==> v3: inputs <==
// mul
module mul(
    input  wire        clk,
    input  wire        rst,
    input  wire [63:0] lm,
    input  wire [63:0] rm,
    input  wire [1:0]  Data_type,
    output reg  [19:0] mul_out
);
wire is_8;
wire is_exp4;
wire is_ternary;
assign is_8 = Data_type==2'b11 || Data_type==2'b00; 
assign lm_is_int8 = Data_type==2'b11;
assign is_exp4 = Data_type==2'b10;
assign is_ternary = Data_type==2'b01;
wire [8:0] lms_0;
wire [8:0] lms_1;
wire [8:0] lms_2;
wire [8:0] lms_3;
wire [8:0] lms_4;
wire [8:0] lms_5;
wire [8:0] lms_6;
wire [8:0] lms_7;
wire [7:0] rm8_0;
wire [7:0] rm8_1;
wire [7:0] rm8_2;
wire [7:0] rm8_3;
wire [7:0] rm8_4;
wire [7:0] rm8_5;
wire [7:0] rm8_6;
wire [7:0] rm8_7;
wire [16:0] mul_int8_0;
wire [16:0] mul_int8_1;
wire [16:0] mul_int8_2;
wire [16:0] mul_int8_3;
wire [16:0] mul_int8_4;
wire [16:0] mul_int8_5;
wire [16:0] mul_int8_6;
wire [16:0] mul_int8_7;
assign lms_0 = !is_8 ? 9'd0 : lm_is_int8 ? {lm[7 ],lm[7 :0 ]} : {1'b0,lm[7 :0 ]};
assign lms_1 = !is_8 ? 9'd0 : lm_is_int8 ? {lm[15],lm[15:8 ]} : {1'b0,lm[15:8 ]};
assign lms_2 = !is_8 ? 9'd0 : lm_is_int8 ? {lm[23],lm[23:16]} : {1'b0,lm[23:16]};
assign lms_3 = !is_8 ? 9'd0 : lm_is_int8 ? {lm[31],lm[31:24]} : {1'b0,lm[31:24]};
assign lms_4 = !is_8 ? 9'd0 : lm_is_int8 ? {lm[39],lm[39:32]} : {1'b0,lm[39:32]};
assign lms_5 = !is_8 ? 9'd0 : lm_is_int8 ? {lm[47],lm[47:40]} : {1'b0,lm[47:40]};
assign lms_6 = !is_8 ? 9'd0 : lm_is_int8 ? {lm[55],lm[55:48]} : {1'b0,lm[55:48]};
assign lms_7 = !is_8 ? 9'd0 : lm_is_int8 ? {lm[63],lm[63:56]} : {1'b0,lm[63:56]};
assign {rm8_7,rm8_6,rm8_5,rm8_4,rm8_3,rm8_2,rm8_1,rm8_0} = rm;
mul_int8     u_mul_int8_0(
     .rs1   (lms_0     )
    ,.rs2   (rm8_0     )
    ,.mul   (mul_int8_0)
);
mul_int8     u_mul_int8_1(
     .rs1   (lms_1     )
    ,.rs2   (rm8_1     )
    ,.mul   (mul_int8_1)
);
mul_int8     u_mul_int8_2(
     .rs1   (lms_2     )
    ,.rs2   (rm8_2     )
    ,.mul   (mul_int8_2)
);
mul_int8     u_mul_int8_3(
     .rs1   (lms_3     )
    ,.rs2   (rm8_3     )
    ,.mul   (mul_int8_3)
);
mul_int8     u_mul_int8_4(
     .rs1   (lms_4     )
    ,.rs2   (rm8_4     )
    ,.mul   (mul_int8_4)
);
mul_int8     u_mul_int8_5(
     .rs1   (lms_5     )
    ,.rs2   (rm8_5     )
    ,.mul   (mul_int8_5)
);
mul_int8     u_mul_int8_6(
     .rs1   (lms_6     )
    ,.rs2   (rm8_6     )
    ,.mul   (mul_int8_6)
);
  ...
make LEC_CHECK=0 ABC_AREA=1 CAP_MARGIN=20 CORE_MARGIN=2 CORE_UTILIZATION=66 CTS_CLUSTER_DIAMETER=287 CTS_CLUSTER_SIZE=99 PLACE_DENSITY=0.4 SLEW_MARGIN=20 finish   # period 5.47 ns
run.sh (not shown) runs the stock make flow with config.mk's settings and CLKGATE_MAP_FILE=.
==> v37: changes against v3 <==
- ABC_AREA: 1 -> unset
- CORE_UTILIZATION: 66 -> 70
- CTS_CLUSTER_DIAMETER: 287 -> unset
- CTS_CLUSTER_SIZE: 99 -> 37
- MAX_ROUTING_LAYER: unset -> met4
- PLACE_DENSITY: 0.4 -> 0.65
- TNS_END_PERCENT: unset -> 5
==> flow/constraint.sdc (replaced) <==
create_clock -name core_clock -period 5.7 [get_ports {clk}]
set_input_delay 1.1400 -clock core_clock [delete_from_list [all_inputs] [get_ports {clk}]]
set_output_delay 1.1400 -clock core_clock [all_outputs]
set_load 0.01 [all_outputs]
==> qor summary <==
Combinational logic power: v37 0.0208 W; v3 0.0220 W
Max-area cell share: v37 14.8%; v3 15.9%
Synthesized netlist cell count: v37 6,310; v3 6,384
Post-place instance area: v37 54,300 sq um; v3 50,900 sq um
Tally of unique sky130hd cells used after synthesis: v37 79; v3 69
X dimension of the die: v37 259 um; v3 258 um
Number of logic stages on the critical path including buffering: v37 16; v3 28
Antenna violations before repair: v37 9; v3 4
Result of the run: v37 failed layout checks; v3 no timing/DRC/antenna violations
Violated checks: v37 setup timing; v3 -
Post-Synthesis Net Count: v37 7,282; v3 7,356
Instance count along the most critical hold path: v37 3; v3 4
Post-route non-filler standard cell count: v37 7,905; v3 8,154
Power attributed to the clock group: v37 0.00123 W; v3 0.00120 W
Power is estimated from default activity; no workload was simulated.
